==> v23: inputs <==
// calculator
module calculator (input CLOCK_50,
							input RESET,
							input KEYPRESSED,
							input [3:0] KEYCODE,
							input [3:0] KEY,
							output [0:6] HEX0, HEX1, HEX2, HEX3, HEX4, HEX5, HEX6, HEX7
							);
		wire clockmain = CLOCK_50;
		wire rst = RESET;
		wire [3:0] keycode = KEYCODE;
		wire keystrobe;
		wire load_A, load_B;
		wire bksp_A, bksp_B;
		posedgetrigger keypressedge (.clock(clockmain), .rst(rst), .signal(KEYPRESSED), .strobe(keystrobe));
		wire dig_strobe, reset_strobe, ex_strobe, op_strobe, sub_strobe;
		wire [3:0] dig_code;
		wire [1:0] op_code;
		inputhandler keypad (
			.keystrobe(keystrobe),
			.keycode(keycode),
			.dig_strobe(dig_strobe),
			.reset_strobe(reset_strobe),
			.ex_strobe(ex_strobe),
			.op_strobe(op_strobe),
			.sub_strobe(sub_strobe),
			.dig_code(dig_code),
			.op_code(op_code)
		);
		wire bksp_strobe, MS_strobe, MR_strobe, MC_strobe;
		PBhandler PB (
			.KEY(KEY),
			.clock(clockmain),
			.rst(rst),
			.bksp_strobe(bksp_strobe),
			.MS_strobe(MS_strobe),
			.MR_strobe(MR_strobe),
			.MC_strobe(MC_strobe)
		);
		wire [1:0] display_select;
		wire load_op, reset_state, execute, load_A_mem, load_B_mem, load_mem, clear_mem;
		control FSM (
			.dig_in(dig_strobe),
			.reset_in(reset_strobe),
			.ex_in(ex_strobe),
			.op_in(op_strobe),
			.bksp_in(bksp_strobe),
			.MS_in(MS_strobe),
			.MR_in(MR_strobe),
			.MC_in(MC_strobe),
			.sub_in(sub_strobe),
			.clock(clockmain),
			.rst(rst),
			.bksp_A(bksp_A),
			.bksp_B(bksp_B),
			.load_A(load_A),
			.load_B(load_B),
			.load_mem(load_mem),
			.clear_mem(clear_mem),
			.load_A_mem(load_A_mem),
			.load_B_mem(load_B_mem),
			.load_op(load_op),
			.reset_out(reset_state),
			.execute(execute),  
			.display_select(display_select)
		);
		wire[31:0] reg_A, reg_B;
  ...
clock: 27.3 ns
lec_check: 0
abc_area: 1
cap_margin: 5
core_margin: 2
core_utilization: 71
cts_cluster_diameter: 297
max_routing_layer: met4
slew_margin: 20
run.sh (not shown) runs the stock make flow with config.mk's settings and CLKGATE_MAP_FILE=.
==> v5 (differences from v23) <==
--- a/flow/config.mk
+++ b/flow/config.mk
@@ -8,6 +8,5 @@
 export ABC_AREA = 1
-export CAP_MARGIN = 5
+export CAP_MARGIN = 20
 export CORE_MARGIN = 2
-export CORE_UTILIZATION = 71
-export CTS_CLUSTER_DIAMETER = 297
+export CORE_UTILIZATION = 65
 export MAX_ROUTING_LAYER = met4
==> flow/constraint.sdc (replaced) <==
create_clock -name core_clock -period 30.7 [get_ports {CLOCK_50}]
set_input_delay 6.1400 -clock core_clock [delete_from_list [all_inputs] [get_ports {CLOCK_50}]]
set_output_delay 6.1400 -clock core_clock [all_outputs]
set_load 0.01 [all_outputs]
==> v3 (differences from v23) <==
--- a/flow/config.mk
+++ b/flow/config.mk
@@ -8,7 +8,5 @@
 export ABC_AREA = 1
-export CAP_MARGIN = 5
+export CAP_MARGIN = 20
 export CORE_MARGIN = 2
-export CORE_UTILIZATION = 71
-export CTS_CLUSTER_DIAMETER = 297
-export MAX_ROUTING_LAYER = met4
+export CORE_UTILIZATION = 11
 export SLEW_MARGIN = 20
==> flow/constraint.sdc (replaced) <==
create_clock -name core_clock -period 71.7 [get_ports {CLOCK_50}]
set_input_delay 14.3400 -clock core_clock [delete_from_list [all_inputs] [get_ports {CLOCK_50}]]
set_output_delay 14.3400 -clock core_clock [all_outputs]
set_load 0.01 [all_outputs]
==> v39 (differences from v23) <==
--- a/flow/config.mk
+++ b/flow/config.mk
@@ -9,2 +9,3 @@
 export CAP_MARGIN = 5
+export CORE_ASPECT_RATIO = 0.71
 export CORE_MARGIN = 2
@@ -12,2 +13,3 @@
 export CTS_CLUSTER_DIAMETER = 297
+export CTS_CLUSTER_SIZE = 40
 export MAX_ROUTING_LAYER = met4
==> flow/constraint.sdc (replaced) <==
create_clock -name core_clock -period 23.3 [get_ports {CLOCK_50}]
set_input_delay 4.6600 -clock core_clock [delete_from_list [all_inputs] [get_ports {CLOCK_50}]]
set_output_delay 4.6600 -clock core_clock [all_outputs]
set_load 0.01 [all_outputs]
==> results <==
Run status: v5 no timing/DRC/antenna violations; v39 stopped before the end; v3 no timing/DRC/antenna violations; v23 complete, but fails checks
Stage where the flow stopped: v5 -; v39 global routing (5_1_grt); v3 -; v23 -
Violated checks: v5 -; v39 -; v3 -; v23 setup timing
Per-cell via count in the routed design: v5 5.78; v39 -; v3 3.67; v23 6.02
Worst slew margin relative to its limit: v5 0.295; v39 -; v3 0.239; v23 0.0827
Routed length on met2: v5 74100 um; v39 -; v3 72600 um; v23 75100 um
Num CTS Buffers: v5 24; v39 9; v3 24; v23 24
Setup crit end: v5 alu_1.remainder[18]; v39 -; v3 alu_1.remainder[19]; v23 alu_1.remainder[18]
Launch point of the worst reg-to-reg path: v5 operand_A.bcdreg[1]; v39 -; v3 operand_A.bcdreg[5]; v23 operand_A.bcdreg[3]
Largest stage delay on the critical path: v5 0.48 ns; v39 -; v3 0.68 ns; v23 0.36 ns
Proportion of final cell area spent on non-clock buffers: v5 0.0408; v39 -; v3 0.0183; v23 0.0655
Final standard cell count with taps included and fillers excluded: v5 10048; v39 -; v3 15007; v23 10154
Area occupied by registers: v5 0.00481 mm2; v39 -; v3 0.00479 mm2; v23 0.00481 mm2
DR vias: v5 58037; v39 -; v3 55117; v23 61171
Aggregate negative setup slack: v5 0 ns; v39 -; v3 0 ns; v23 -5.30 ns
Met1 WL: v5 64900 um; v39 -; v3 74900 um; v23 64000 um
Final-stage net count: v5 9700; v39 -; v3 9551; v23 9894
Final GP Congestion: v5 1.06; v39 1.08; v3 0.897; v23 1.06
Worst Reg2Reg Path Length in Cells: v5 202; v39 -; v3 200; v23 194
Cell area after layout: v5 0.0550 mm2; v39 -; v3 0.0596 mm2; v23 0.0582 mm2
Register share of the cell area: v5 0.0873; v39 -; v3 0.0804; v23 0.0826
CP arrival: v5 29.28 ns; v39 -; v3 37.64 ns; v23 28.28 ns
Fill cell instance count of the final layout: v5 6924; v39 -; v3 53815; v23 5192
Area enclosed by the die boundary: v5 0.0804 mm2; v39 0.0737 mm2; v3 0.467 mm2; v23 0.0737 mm2


==> v15 <==
calculator again, from the RTL that the note above started with.
clock: 21.4 ns
lec_check: 0
abc_area: 1
cap_margin: 20
core_margin: 2
core_utilization: 62
cts_cluster_size: 96
slew_margin: 20
==> v13 (differences from v15) <==
--- a/flow/config.mk
+++ b/flow/config.mk
@@ -8,6 +8,6 @@
 export ABC_AREA = 1
 export CAP_MARGIN = 20
 export CORE_MARGIN = 2
-export CORE_UTILIZATION = 62
-export CTS_CLUSTER_SIZE = 96
+export CORE_UTILIZATION = 68
+export CTS_CLUSTER_SIZE = 34
 export SLEW_MARGIN = 20
==> impl_metrics.yaml <==
# physical design summary
outcome:
  status: "failed layout checks"
  check_failures: "negative setup slack"
global_routing:
  grt_antenna_before_repair: 4
  first_global_vias: 59360
sta:
  max_freq_mhz: 36.49
  finalWorstSetupSlack_ns: -6.004
  setup_viol_count_final: 42
drt:
  antenna_cells: 8
critical_path:
  setup.reg_to_reg.worst_slack_ns: -6.00
# the run above: v15

==> impl_metrics.yaml <==
# yosys + openroad results
outcome:
  status: "did not finish"
  haltStage: "5_1_grt"
synth:
  warning_count_from_the_yosys_run: 14
  synth-area-yosys_um2: 50780
  synth.largest_area_cell: "ha_1"
  syn_avg_cell_area_um2: 5.721
clock_tree:
  htree_num_levels: 1
  cts_hold_buffers: 0
place:
  post_dp_cell_area_um2: 59900
floorplanning:
  fp-row-count: 100
  floorplanUtilization_pct: 68.44
# the run above: v13



==> inputs of try-violet <==
Starting RTL as in the previous note.
make LEC_CHECK=0 ABC_AREA=1 CAP_MARGIN=20 CORE_MARGIN=2 CORE_UTILIZATION=72 CTS_CLUSTER_DIAMETER=180 CTS_CLUSTER_SIZE=96 PLACE_DENSITY=0.42 SLEW_MARGIN=20 TNS_END_PERCENT=10 finish   # period 21.3 ns
==> try-willow (differences from try-violet) <==
--- a/flow/config.mk
+++ b/flow/config.mk
@@ -10,7 +10,4 @@
 export CORE_MARGIN = 2
-export CORE_UTILIZATION = 72
-export CTS_CLUSTER_DIAMETER = 180
-export CTS_CLUSTER_SIZE = 96
-export PLACE_DENSITY = 0.42
+export CORE_UTILIZATION = 65
+export MAX_ROUTING_LAYER = met4
 export SLEW_MARGIN = 20
-export TNS_END_PERCENT = 10
==> flow/constraint.sdc (replaced) <==
create_clock -name core_clock -period 31.3 [get_ports {CLOCK_50}]
set_input_delay 6.2600 -clock core_clock [delete_from_list [all_inputs] [get_ports {CLOCK_50}]]
set_output_delay 6.2600 -clock core_clock [all_outputs]
set_load 0.01 [all_outputs]
==> try-tundra (differences from try-violet) <==
==> flow/config.mk (replaced) <==
export PLATFORM = sky130hd
export DESIGN_NAME = calculator
export DESIGN_NICKNAME = calculator
export VERILOG_FILES = /design/flow/design.v
export SDC_FILE = /design/flow/constraint.sdc
export NUM_CORES = 4
export LEC_CHECK = 0
export ABC_AREA = 1
export CAP_MARGIN = 5
export CORE_MARGIN = 2
export CORE_UTILIZATION = 65
export MAX_ROUTING_LAYER = met4
export SLEW_MARGIN = 20
==> flow/constraint.sdc (replaced) <==
create_clock -name core_clock -period 24.6 [get_ports {CLOCK_50}]
set_input_delay 4.9200 -clock core_clock [delete_from_list [all_inputs] [get_ports {CLOCK_50}]]
set_output_delay 4.9200 -clock core_clock [all_outputs]
set_load 0.01 [all_outputs]
==> try-yarrow (differences from try-violet) <==
==> flow/config.mk (replaced) <==
export PLATFORM = sky130hd
export DESIGN_NAME = calculator
export DESIGN_NICKNAME = calculator
export VERILOG_FILES = /design/flow/design.v
export SDC_FILE = /design/flow/constraint.sdc
export NUM_CORES = 4
export LEC_CHECK = 0
export ABC_AREA = 1
export CAP_MARGIN = 15
export CORE_MARGIN = 2
export CORE_UTILIZATION = 70
export CTS_CLUSTER_SIZE = 34
export SLEW_MARGIN = 20
==> flow/constraint.sdc (replaced) <==
create_clock -name core_clock -period 17.4 [get_ports {CLOCK_50}]
set_input_delay 3.4800 -clock core_clock [delete_from_list [all_inputs] [get_ports {CLOCK_50}]]
set_output_delay 3.4800 -clock core_clock [all_outputs]
set_load 0.01 [all_outputs]
==> results.sh <==
# source this file to load flow results
export IMPL_core_sq_mm=0.0773
export IMPL_grt_use_met3=0.0603
export IMPL_initCoreUtil=0.657
export IMPL_dp_cells=10800
export IMPL_place_ws_ps=-2770
export IMPL_post_cts_buffers=143
export IMPL_place_area_sq_mm=0.0602
export IMPL_grtUsageMet1=0.487
export IMPL_met2_usage=0.728
export IMPL_overflow=0
export IMPL_hpwl_mm=139
export IMPL_cts_resized=217
export IMPL_outcome="finished with violations"
export IMPL_grt_usage=0.441
export IMPL_cts_buffers=25
export IMPL_die_area_sq_mm=0.0804
export IMPL_setup_viol=42
export IMPL_so_violations="negative setup slack"
export IMPL_setup_ws_ps=-3180
The numbers above come from try-tundra.

==> results.sh <==
# flow metrics
export IMPL_stop_stage="global routing"
export IMPL_overflow=1140
export IMPL_busiest_layer="met2"
export IMPL_hold_buffers=0
export IMPL_dp_cells=10700
export IMPL_cts_buffers=6
export IMPL_cts_resized=180
export IMPL_ff_type="dfxtp_1"
export IMPL_die_area_sq_mm=0.0727
export IMPL_grt_usage=0.867
export IMPL_post_cts_buffers=138
export IMPL_initCoreUtil=0.726
export IMPL_grtUsageMet1=0.849
export IMPL_cts_sinks=217
export IMPL_outcome="stopped before the end"
export IMPL_place_area_sq_mm=0.0599
export IMPL_error="[ERROR GRT-0232] Routing congestion too high. Check the congestion heatmap in the GUI."
export IMPL_met2_usage=0.999
export IMPL_netlist_logic_family_top="simple AND/OR/NAND/NOR gates"
export IMPL_place_ws_ps=-6250
export IMPL_hpwl_mm=134
The numbers above come from try-violet.

==> results.sh <==
# source this file to load flow results
export IMPL_outcome="no timing/DRC/antenna violations"
export IMPL_cts_resized=4
export IMPL_seq_area_sq_mm=0.00481
export IMPL_core_sq_mm=0.0773
export IMPL_place_ws_ps=3.61
export IMPL_place_area_sq_mm=0.0532
export IMPL_post_cts_buffers=0
export IMPL_cp_data_arrival_time_ps=29540
export IMPL_netlist_logic_family_top="simple AND/OR/NAND/NOR gates"
export IMPL_setup_viol=0
export IMPL_dp_cells=9954
export IMPL_hpwl_mm=124
export IMPL_nFillCells=7122
export IMPL_met2_usage=0.638
export IMPL_grt_use_met3=0.0406
export IMPL_setup_ws_ps=2020
export IMPL_cts_buffers=24
export IMPL_logic_gates=6912
export IMPL_die_area_sq_mm=0.0804
export IMPL_initCoreUtil=0.657
The numbers above come from try-willow.

==> results.sh <==
# flow metrics
export IMPL_outcome="stopped before the end"
export IMPL_stop_stage="global routing"
export IMPL_error="[ERROR GRT-0116] Global routing finished with congestion. Check the congestion regions in the DRC Viewer."
export IMPL_yosys_area_sq_mm=0.0508
export IMPL_die_area_sq_mm=0.0747
export IMPL_met2_usage=0.904
export IMPL_grt_usage=0.734
export IMPL_place_area_sq_mm=0.0610
export IMPL_hpwl_mm=138
export IMPL_place_ws_ps=-10110
export IMPL_synth_async_reset_ratio=0
export IMPL_core_sq_mm=0.0716
export IMPL_grt_use_met3=0.589
export IMPL_cts_resized=258
export IMPL_dp_cells=10800
export IMPL_post_cts_buffers=188
export IMPL_cts_buffers=25
export IMPL_synthMostInstantiatedCell="nand2_1"
export IMPL_initCoreUtil=0.709
export IMPL_overflow=67
export IMPL_grtUsageMet1=0.727
The numbers above come from try-yarrow.



==> inputs of job 4097 <==
Starting RTL as in the previous note.
Settings: LEC_CHECK=0, ABC_AREA=1, CAP_MARGIN=20, CORE_MARGIN=2, CORE_UTILIZATION=72, CTS_CLUSTER_DIAMETER=376, CTS_CLUSTER_SIZE=99, PLACE_DENSITY=0.38, SETUP_SLACK_MARGIN=-2.0, SLEW_MARGIN=20, TNS_END_PERCENT=10; clock period 21.5 ns.
==> job 8790 (differences from job 4097) <==
==> flow/config.mk (replaced) <==
export PLATFORM = sky130hd
export DESIGN_NAME = calculator
export DESIGN_NICKNAME = calculator
export VERILOG_FILES = /design/flow/design.v
export SDC_FILE = /design/flow/constraint.sdc
export NUM_CORES = 4
export LEC_CHECK = 0
export ABC_AREA = 1
export CAP_MARGIN = 20
export CORE_MARGIN = 2
export CORE_UTILIZATION = 44
export SLEW_MARGIN = 20
==> flow/constraint.sdc (replaced) <==
create_clock -name core_clock -period 33.3 [get_ports {CLOCK_50}]
set_input_delay 6.6600 -clock core_clock [delete_from_list [all_inputs] [get_ports {CLOCK_50}]]
set_output_delay 6.6600 -clock core_clock [all_outputs]
set_load 0.01 [all_outputs]
==> job 332 (differences from job 4097) <==
==> flow/config.mk (replaced) <==
export PLATFORM = sky130hd
export DESIGN_NAME = calculator
export DESIGN_NICKNAME = calculator
export VERILOG_FILES = /design/flow/design.v
export SDC_FILE = /design/flow/constraint.sdc
export NUM_CORES = 4
export LEC_CHECK = 0
export ABC_AREA = 1
export CAP_MARGIN = 20
export CORE_MARGIN = 2
export CORE_UTILIZATION = 31
export SLEW_MARGIN = 20
==> flow/constraint.sdc (replaced) <==
create_clock -name core_clock -period 38.4 [get_ports {CLOCK_50}]
set_input_delay 7.6800 -clock core_clock [delete_from_list [all_inputs] [get_ports {CLOCK_50}]]
set_output_delay 7.6800 -clock core_clock [all_outputs]
set_load 0.01 [all_outputs]
==> comparison <==
- Job 8790 completed with no timing, DRC or antenna violations. Job 332 completed without violations. Job 4097 ended with an error in global routing (5_1_grt) with GRT-0232.
- Fmax: job 332 is smaller than job 8790 (12%).
- Of job 8790 and job 332, job 332 has the higher setup slack (gap 0.80 ns).
- Area after synthesis is the same in job 332 and job 4097.
- Of job 8790 and job 332, job 8790 has the higher clock-buffer cell count (gap 2).
- Non-clock buffer count: job 8790 is higher than job 332 (61).
==> figures <==
	job 8790	job 332	job 4097
Count of max-cap constraint violations	0	0	-
Number of clock-tree buffers in the layout	36	34	-
Run status	no timing/DRC/antenna violations	no timing/DRC/antenna violations	stopped before the end
Failing step	-	-	global routing (5_1_grt)
Die outline width	344 um	409 um	270 um
Cell with the most instances on the worst path	nand2_1	nand2_1	-
Critical path launch point	operand_A.bcdreg[5]$_SDFFE_PP1P_	operand_A.bcdreg[1]$_SDFFE_PP1P_	-
Required time of the critical path	33.70 ns	38.68 ns	-
Non-clock buffer instance count of the final layout	193	132	-
Core utilization of the finished layout	47.8%	33.7%	-
Placed instance area	0.0534 mm^2	0.0538 mm^2	0.0599 mm^2
Drt first pass iters	6	6	-
